## exp/pepper
==> flow/design.v (excerpt) <==
module axi4_slave #(
    parameter int          NUM_REGS   = 4     ,
    parameter integer      ID_WIDTH   = 4     ,
    parameter integer      ADDR_WIDTH = 32    ,
    parameter integer      DATA_WIDTH = 32    ,
    parameter logic [31:0] BASE_ADDR  = 32'h0
)(
    input  logic                     ACLK,
    input  logic                     ARESETN,
    input  logic [ID_WIDTH-1:0]       S_AXI_AWID     ,
    input  logic [ADDR_WIDTH-1:0]     S_AXI_AWADDR   ,
    input  logic [7:0]                S_AXI_AWLEN    ,
    input  logic [2:0]                S_AXI_AWSIZE   ,
    input  logic [1:0]                S_AXI_AWBURST  ,
    input  logic                      S_AXI_AWVALID  ,
    output logic                      S_AXI_AWREADY  ,
    input  logic [DATA_WIDTH-1:0]     S_AXI_WDATA    ,
    input  logic [(DATA_WIDTH/8)-1:0] S_AXI_WSTRB    ,
    input  logic                      S_AXI_WLAST    ,
    input  logic                      S_AXI_WVALID   ,
    output logic                      S_AXI_WREADY   ,
    output logic [ID_WIDTH-1:0]       S_AXI_BID      ,
    output logic [1:0]                S_AXI_BRESP    ,
    output logic                      S_AXI_BVALID   ,
    input  logic                      S_AXI_BREADY   ,
    input  logic [ID_WIDTH-1:0  ]     S_AXI_ARID     ,
    input  logic [ADDR_WIDTH-1:0]     S_AXI_ARADDR   ,
    input  logic [7:0]                S_AXI_ARLEN    ,
    input  logic [2:0]                S_AXI_ARSIZE   ,
    input  logic [1:0]                S_AXI_ARBURST  ,
    input  logic                      S_AXI_ARVALID  ,
    output logic                      S_AXI_ARREADY  ,
    output logic [ID_WIDTH-1:0  ]     S_AXI_RID      ,
    output logic [DATA_WIDTH-1:0]     S_AXI_RDATA    ,
    output logic [1:0]                S_AXI_RRESP    ,
    output logic                      S_AXI_RLAST    ,
    output logic                      S_AXI_RVALID   ,
    input  logic                      S_AXI_RREADY   ,
    output logic                      write_en        ,
    output logic                      read_en
);
clock: 86.1 ns
lec_check: 0
abc_area: 1
cap_margin: 5
cell_pad_in_sites_global_placement: 0
core_margin: 2
core_utilization: 72
cts_cluster_diameter: 352
cts_cluster_size: 38
gpl_timing_driven: 1
max_routing_layer: met4
min_routing_layer: met1
place_density: 0.62
setup_slack_margin: -2.0
slew_margin: 20
tns_end_percent: 75
run.sh (not shown) runs the stock make flow with config.mk's settings and CLKGATE_MAP_FILE=.
For exp/pepper, the flow was terminated by a tool error in global routing and produced no final design.
Relative to exp/pepper, the following input files were edited for exp/lagoon:
- a deleted CTS_CLUSTER_DIAMETER that had been 352
- a change of CELL_PAD_IN_SITES_GLOBAL_PLACEMENT from 0 to 1
- an added PLACE_DENSITY_LB_ADDON of 0.01
- a deleted ABC_AREA that had been 1
- a deleted PLACE_DENSITY that had been 0.62
- a change of MAX_ROUTING_LAYER from met4 to met5
- a change of CORE_UTILIZATION from 72 to 57
- a change of the clock period (ns, I/O delays scaled along) from 86.1 to 119.0
--- outcome ---
exp/lagoon reached the end of the flow, and the finished layout is clean on the timing, design-rule and antenna checks. When exp/lagoon is set beside exp/pepper, its half-perimeter wire length of the detailed placement result turns out to be 13% smaller. The post-synthesis share of cell area spent on full adders, half adders and majority gates reported for exp/lagoon is greater than that of exp/pepper by 2.5 points. The floorplan die area in exp/lagoon sits about 11% above the value recorded for exp/pepper. Comparing exp/pepper and exp/lagoon, post-CTS setup buffer count is lower on exp/lagoon. Changes observed in exp/lagoon relative to exp/pepper: xor and xnor fraction of the mapped netlist area moved down, core outline area climbed about 11%, portion of the post-synthesis area used by sequential elements went up 1.4 points, count of mapped cells out of synthesis down 27%. When exp/lagoon is measured against exp/pepper, its chip area from the yosys synthesis statistics turns out about 12% lower.
The inputs of exp/fjord differ from those of exp/lagoon as listed below.
- MAX_ROUTING_LAYER removed (was met5)
- SETUP_SLACK_MARGIN changed from -2.0 to 5.0
- PLACE_DENSITY_LB_ADDON removed (was 0.01)
- GPL_TIMING_DRIVEN removed (was 1)
- CORE_UTILIZATION changed from 57 to 40
- CTS_CLUSTER_DIAMETER newly set to 386
- TNS_END_PERCENT removed (was 75)
- MIN_ROUTING_LAYER removed (was met1)
- CAP_MARGIN changed from 5 to 20
- CTS_CLUSTER_SIZE removed (was 38)
- the clock period (ns, I/O delays scaled along) changed from 119.0 to 200.0
### Flow results
Die area: exp/lagoon and exp/fjord compared, lower one is exp/lagoon
Going from exp/lagoon to exp/fjord, the final cycle utilization of the critical path was found to have gone down by 21 points.
Clock buffer instance count of the final layout grows by more than a quarter when moving from exp/lagoon to exp/fjord.
Diff exp/lagoon -> exp/fjord: number of flip-flops and latches in the synthesized netlist ~0 delta; fraction of the core area covered by cells at the end of the flow decreased by 22 points relative to the old numbers.
### exp/fjord -> exp/quartz
- CORE_UTILIZATION changed from 40 to 58
- CTS_CLUSTER_DIAMETER removed (was 386)
- CELL_PAD_IN_SITES_GLOBAL_PLACEMENT removed (was 1)
- CORE_ASPECT_RATIO newly set to 0.5
- SLEW_MARGIN changed from 20 to 0
- SETUP_SLACK_MARGIN changed from 5.0 to -2.0
- CORE_MARGIN changed from 2 to 9
- CAP_MARGIN changed from 20 to 0
- HOLD_SLACK_MARGIN newly set to 0.29
- PLACE_DENSITY newly set to 0.6
### Flow results
Looking at post-route worst setup slack, exp/quartz sits 0.61 ns lower than exp/fjord does.
Met2 layer wire length in the routed design: exp/fjord and exp/quartz compared, higher one is exp/quartz
Relative max-transition margin, exp/fjord and exp/quartz: higher on exp/fjord

========
axi4_slave again, from the RTL that the note above started with.
export LEC_CHECK = 0
export ABC_AREA = 1
export CAP_MARGIN = 15
export CORE_ASPECT_RATIO = 0.69
export CORE_MARGIN = 2
export CORE_UTILIZATION = 72
export CTS_CLUSTER_SIZE = 10
export PLACE_DENSITY = 0.6
export SLEW_MARGIN = 20
create_clock -name core_clock -period 82.5 [get_ports {ACLK}]
The baseline never finished: it broke off in detailed placement.
==> next run, changes <==
Settings changed: ABC_AREA 1 to default, CAP_MARGIN 15 to 20, CORE_ASPECT_RATIO 0.69 to default, CORE_UTILIZATION 72 to 58, CTS_CLUSTER_SIZE 10 to default, PLACE_DENSITY 0.6 to default.
Clock period 82.5 ns to 137.0 ns, I/O delays scaled along.
=>
- The new run went through all stages and came out clean
- die area increases by 9.3%
- synthesized cell count decreases by 27%
- synthesized area decreases by 12%
==> next run, changes <==
Settings changed: ABC_AREA from default to 1, CORE_UTILIZATION 58 to 72, CTS_CLUSTER_DIAMETER from default to 381, CTS_CLUSTER_SIZE from default to 47.
Clock period 137.0 ns to 88.0 ns, I/O delays scaled along.
What happened: With this change the flow did not get past global routing; die area shrinks by a little under a tenth; area after synthesis rises by roughly a tenth; synthesized cell count grows by well over a third.

========
Starting RTL as in the previous note.
==> flow/config.mk <==
export PLATFORM = sky130hd
export DESIGN_NAME = axi4_slave
export DESIGN_NICKNAME = axi4_slave
export VERILOG_FILES = /design/flow/design.v
export SDC_FILE = /design/flow/constraint.sdc
export NUM_CORES = 4
export LEC_CHECK = 0
export ABC_AREA = 1
export CAP_MARGIN = 20
export CORE_MARGIN = 2
export CORE_UTILIZATION = 72
export MAX_ROUTING_LAYER = met4
export PLACE_DENSITY = 0.66
export SLEW_MARGIN = 20
export TNS_END_PERCENT = 5
==> flow/constraint.sdc <==
create_clock -name core_clock -period 86.0 [get_ports {ACLK}]
set_input_delay 17.2000 -clock core_clock [delete_from_list [all_inputs] [get_ports {ACLK}]]
set_output_delay 17.2000 -clock core_clock [all_outputs]
set_load 0.01 [all_outputs]
The baseline ended with an error in 5_1_grt (GRT-0116).
Then changed:
CAP_MARGIN = 5   (was 20)
CORE_UTILIZATION = 65   (was 72)
PLACE_DENSITY = 0.6   (was 0.66)
SLEW_MARGIN = 30   (was 20)
After rerunning:
- The new run ended with an error in 5_1_grt (ODB-0269)
- die area came out higher by 11%
- synthesized cell count stays the same
- area after synthesis is unchanged

========
Starting RTL as in the previous note.
clock: 155.0 ns
lec_check: 0
cap_margin: 5
cell_pad_in_sites_detail_placement: 1
cell_pad_in_sites_global_placement: 1
core_margin: 8
core_utilization: 22
cts_cluster_size: 38
gpl_timing_driven: 1
max_routing_layer: met5
min_routing_layer: met1
place_density_lb_addon: 0.01
setup_slack_margin: -2.0
slew_margin: 15
tns_end_percent: 75
Rerun with:
CAP_MARGIN = 20   (was 5)
CELL_PAD_IN_SITES_DETAIL_PLACEMENT = not set   (was 1)
CELL_PAD_IN_SITES_GLOBAL_PLACEMENT = not set   (was 1)
CORE_MARGIN = 2   (was 8)
CORE_UTILIZATION = 72   (was 22)
CTS_CLUSTER_SIZE = not set   (was 38)
GPL_TIMING_DRIVEN = not set   (was 1)
MAX_ROUTING_LAYER = not set   (was met5)
MIN_ROUTING_LAYER = not set   (was met1)
PLACE_DENSITY = 0.6   (was not set)
PLACE_DENSITY_LB_ADDON = not set   (was 0.01)
SETUP_SLACK_MARGIN = not set   (was -2.0)
SLEW_MARGIN = 20   (was 15)
TNS_END_PERCENT = not set   (was 75)
clock period = 114.0 ns   (was 155.0 ns; I/O delays follow)
After rerunning:
- With this change the flow finished but fails on setup timing
- design area climbs by 6.3%
- utilization climbs by 62 points
- wire length drops by about 13%
- via count climbs by about 16%
- synthesized cell count stays the same
- global-route usage climbs by 27 points
- final cell count drops by 17%
- worst setup slack is worse by 8.7 ns
- critical path depth climbs by 22
- hold slack is better by 0.018 ns
Rerun with:
CORE_UTILIZATION = 65   (was 72)
MAX_ROUTING_LAYER = met4   (was not set)
TNS_END_PERCENT = 15   (was not set)
clock period = 160.0 ns   (was 114.0 ns; I/O delays follow)
Result: The changed run completed with no timing, DRC or antenna violations. Via count fell by 12%. First-iteration DRC count fell by about 33%. Synthesized area does not change. Design area fell by about 11%. Synthesized cell count stays the same.
Rerun with:
MAX_ROUTING_LAYER = not set   (was met4)
PLACE_DENSITY = not set   (was 0.6)
TNS_END_PERCENT = not set   (was 15)
clock period = 162.0 ns   (was 160.0 ns; I/O delays follow)
What happened: Core utilization grows by 0.13 points. Worst setup slack is better by 1.6 ns. Non-clock buffer count shrinks by 3. Wire length barely changes. Clock-buffer cell count shrinks by 3.
